Setup of build 87:
## sys_ref_core
module sys_ref_core #(parameter DATA_WIDTH = 8, ADDR_WIDTH = 4)
(
 input   wire                      CLK,
 input   wire                      RST,             
 input   wire  [DATA_WIDTH-1:0]    UART_RX_DATA,
 input   wire                      UART_RX_Valid,
 input   wire                      FIFO_FULL,
 output  wire  [DATA_WIDTH-1:0]    FIFO_WR_DATA,
 output  wire                      FIFO_WR_INC,
 output  wire  [DATA_WIDTH-1:0]    UART_Config,
 output  wire  [DATA_WIDTH-1:0]    Div_Ratio,
 output  wire                      CLKDIV_EN
);
wire                      WrEn;
wire                      RdEn;
wire  [ADDR_WIDTH-1:0]    Addr;
wire  [DATA_WIDTH-1:0]    Wr_Reg;
wire  [DATA_WIDTH-1:0]    Rd_Reg;
wire                      Rd_Reg_Valid;
wire  [DATA_WIDTH-1:0]    Operand_A;
wire  [DATA_WIDTH-1:0]    Operand_B;
wire  [3:0]               ALU_FUN;
wire                      ALU_EN;
wire                      CLKG_EN;
wire  [DATA_WIDTH*2-1:0]  ALU_OUT;
  ...
clock: 22.9 ns
lec_check: 0
abc_area: 0
cap_margin: 5
cell_pad_in_sites_detail_placement: 2
cell_pad_in_sites_global_placement: 1
core_aspect_ratio: 1.66
core_margin: 8
core_utilization: 22
cts_cluster_diameter: 279
cts_cluster_size: 40
gpl_routability_driven: 0
hold_slack_margin: 0.1
max_routing_layer: met4
min_routing_layer: met2
place_density: 0.35
setup_slack_margin: -1.91
slew_margin: 20
tns_end_percent: 75
run.sh (not shown) runs the stock make flow with config.mk's settings and CLKGATE_MAP_FILE=.
Completing all stages was not enough for build 87: its layout failed the final checks because of setup timing.
Modified inputs, build 45 compared to build 87
Settings: a deleted HOLD_SLACK_MARGIN that had been 0.1; a deleted CTS_CLUSTER_SIZE that had been 40; a deleted SETUP_SLACK_MARGIN that had been -1.91; a deleted TNS_END_PERCENT that had been 75; a deleted ABC_AREA that had been 0; a change of CORE_MARGIN from 8 to 2; a change of PLACE_DENSITY from 0.35 to 0.6; a deleted CELL_PAD_IN_SITES_GLOBAL_PLACEMENT that had been 1; a change of CORE_UTILIZATION from 22 to 58; a deleted MAX_ROUTING_LAYER that had been met4; a deleted CORE_ASPECT_RATIO that had been 1.66; a deleted GPL_ROUTABILITY_DRIVEN that had been 0; a deleted MIN_ROUTING_LAYER that had been met2; a deleted CTS_CLUSTER_DIAMETER that had been 279; a change of CAP_MARGIN from 5 to 20; a deleted CELL_PAD_IN_SITES_DETAIL_PLACEMENT that had been 2; a change of the clock period (ns, I/O delays scaled along) from 22.9 to 15.5.
The post-route worst setup slack of build 45 was inferior to that of build 87. Build 45 against build 87; final area is down by a few percent. When build 45 is set beside build 87, its global routing usage summed across all routing layers turns out to be 5.4 points larger. Although it ran to completion, build 45 produced a layout that fails the final checks because of setup timing.
What build 18 does differently from build 45 at the input level:
Settings: SETUP_SLACK_MARGIN: unset -> 1.78; CORE_UTILIZATION: 58 -> 40; the clock period (ns, I/O delays scaled along): 15.5 -> 28.4.
Results
Build 45 ended up with more cell instances than build 18 did.
No stage failed in build 18, and the final checks on the layout all came back clean.
Re global-route usage: build 45 was higher than build 18.
Cmp build 18 and build 45 / largest net degree at the start of global routing / higher: build 45
As of build 18, non-clock buffer count had fallen by more than half compared to build 45.


Starting RTL as in the previous note.
make LEC_CHECK=0 ABC_AREA=1 CAP_MARGIN=20 CORE_MARGIN=2 CORE_UTILIZATION=66 CTS_CLUSTER_SIZE=74 MAX_ROUTING_LAYER=met4 PLACE_DENSITY=0.6 SLEW_MARGIN=20 TNS_END_PERCENT=80 finish   # period 20.3 ns
The starting point aborted during global routing on GRT-0232.
Edit:
--- a/flow/config.mk
+++ b/flow/config.mk
@@ -8 +7,0 @@
-export ABC_AREA = 1
@@ -11,3 +10 @@
-export CORE_UTILIZATION = 66
-export CTS_CLUSTER_SIZE = 74
-export MAX_ROUTING_LAYER = met4
+export CORE_UTILIZATION = 16
@@ -16 +12,0 @@
-export TNS_END_PERCENT = 80
==> flow/constraint.sdc (replaced) <==
create_clock -name core_clock -period 28.4 [get_ports {CLK}]
set_input_delay 5.6800 -clock core_clock [delete_from_list [all_inputs] [get_ports {CLK}]]
set_output_delay 5.6800 -clock core_clock [all_outputs]
set_load 0.01 [all_outputs]
The changed run completed with no timing, DRC or antenna violations.
Area after synthesis increases by 0.62%.
Die area rose to 4.0 times its value.
Synthesized cell count is lower by 21%.
Edit:
--- a/flow/config.mk
+++ b/flow/config.mk
@@ -10,2 +10 @@
-export CORE_UTILIZATION = 16
-export PLACE_DENSITY = 0.6
+export CORE_UTILIZATION = 56
==> flow/constraint.sdc (replaced) <==
create_clock -name core_clock -period 13.4 [get_ports {CLK}]
set_input_delay 2.6800 -clock core_clock [delete_from_list [all_inputs] [get_ports {CLK}]]
set_output_delay 2.6800 -clock core_clock [all_outputs]
set_load 0.01 [all_outputs]
Effect:
- With this change the flow completed and failed the layout checks on setup timing
- first-iteration DRC count goes up by 19%
- setup slack is worse by 12000 ps
- routed wire length rises by 3.8%
- design area grows by 14%
- total power grows by 130%
- global-route usage is higher by 26 points
- non-clock buffer count grows by 426


Starting RTL as in the previous note.
==> flow/config.mk <==
export PLATFORM = sky130hd
export DESIGN_NAME = sys_ref_core
export DESIGN_NICKNAME = sys_ref_core
export VERILOG_FILES = /design/flow/design.v
export SDC_FILE = /design/flow/constraint.sdc
export NUM_CORES = 4
export LEC_CHECK = 0
export CAP_MARGIN = 5
export CELL_PAD_IN_SITES_DETAIL_PLACEMENT = 0
export CELL_PAD_IN_SITES_GLOBAL_PLACEMENT = 2
export CORE_ASPECT_RATIO = 1.28
export CORE_MARGIN = 2
export CORE_UTILIZATION = 40
export CTS_CLUSTER_SIZE = 30
export GPL_ROUTABILITY_DRIVEN = 0
export GPL_TIMING_DRIVEN = 1
export MAX_ROUTING_LAYER = met5
export MIN_ROUTING_LAYER = met2
export PLACE_DENSITY_LB_ADDON = 0.1
export SLEW_MARGIN = 25
export TNS_END_PERCENT = 90
==> flow/constraint.sdc <==
create_clock -name core_clock -period 30.0 [get_ports {CLK}]
set_input_delay 6.0000 -clock core_clock [delete_from_list [all_inputs] [get_ports {CLK}]]
set_output_delay 6.0000 -clock core_clock [all_outputs]
set_load 0.01 [all_outputs]
Edit:
CAP_MARGIN = 20   (was 5)
CELL_PAD_IN_SITES_DETAIL_PLACEMENT = not set   (was 0)
CORE_ASPECT_RATIO = not set   (was 1.28)
CORE_UTILIZATION = 23   (was 40)
CTS_CLUSTER_DIAMETER = 335   (was not set)
CTS_CLUSTER_SIZE = 88   (was 30)
GPL_TIMING_DRIVEN = not set   (was 1)
HOLD_SLACK_MARGIN = -0.09   (was not set)
MAX_ROUTING_LAYER = not set   (was met5)
MIN_ROUTING_LAYER = not set   (was met2)
PLACE_DENSITY_LB_ADDON = 0.21   (was 0.1)
SLEW_MARGIN = 10   (was 25)
TNS_END_PERCENT = 5   (was 90)
Effect: Count of clock-buffer cells in the layout falls by 3. Final cell count rises by about 16%. Sequential share of layout area falls by 0.67 points.
Edit:
CELL_PAD_IN_SITES_GLOBAL_PLACEMENT = not set   (was 2)
CORE_UTILIZATION = 40   (was 23)
CTS_CLUSTER_DIAMETER = not set   (was 335)
CTS_CLUSTER_SIZE = not set   (was 88)
GPL_ROUTABILITY_DRIVEN = not set   (was 0)
GPL_TIMING_DRIVEN = 0   (was not set)
HOLD_SLACK_MARGIN = not set   (was -0.09)
PLACE_DENSITY_LB_ADDON = not set   (was 0.21)
SLEW_MARGIN = 0   (was 10)
TNS_END_PERCENT = not set   (was 5)
Effect: The changed run passed the timing, design-rule and antenna checks; power goes down by 2.7%; setup slack got worse by 0.67 ns; via count rises by 3.7%; cell area is lower by 1.1%; sequential share of layout area increases by 0.30 points; count of clock-buffer cells in the layout went down by 2.
Edit:
CTS_CLUSTER_DIAMETER = 137   (was not set)
CTS_CLUSTER_SIZE = 100   (was not set)
GPL_TIMING_DRIVEN = not set   (was 0)
PLACE_DENSITY = 0.88   (was not set)
SLEW_MARGIN = 20   (was 0)
What happened:
- The changed run completed without violations
- routed wire length came out lower by 6.2%
- cell area came out lower by 2.2%
- worst hold slack gains 0.023 ns
- global-route usage came out lower by 1.6 points
- total power came out higher by 3.7%
- cell count came out lower by 2.3%
- worst setup slack gains 0.43 ns
- sequential share of layout area came out higher by 0.52 points
- clock power barely changes
- die area stays the same
- combinational power came out higher by about 5%
No activity file was given, so power comes from the tool's default toggle rates.
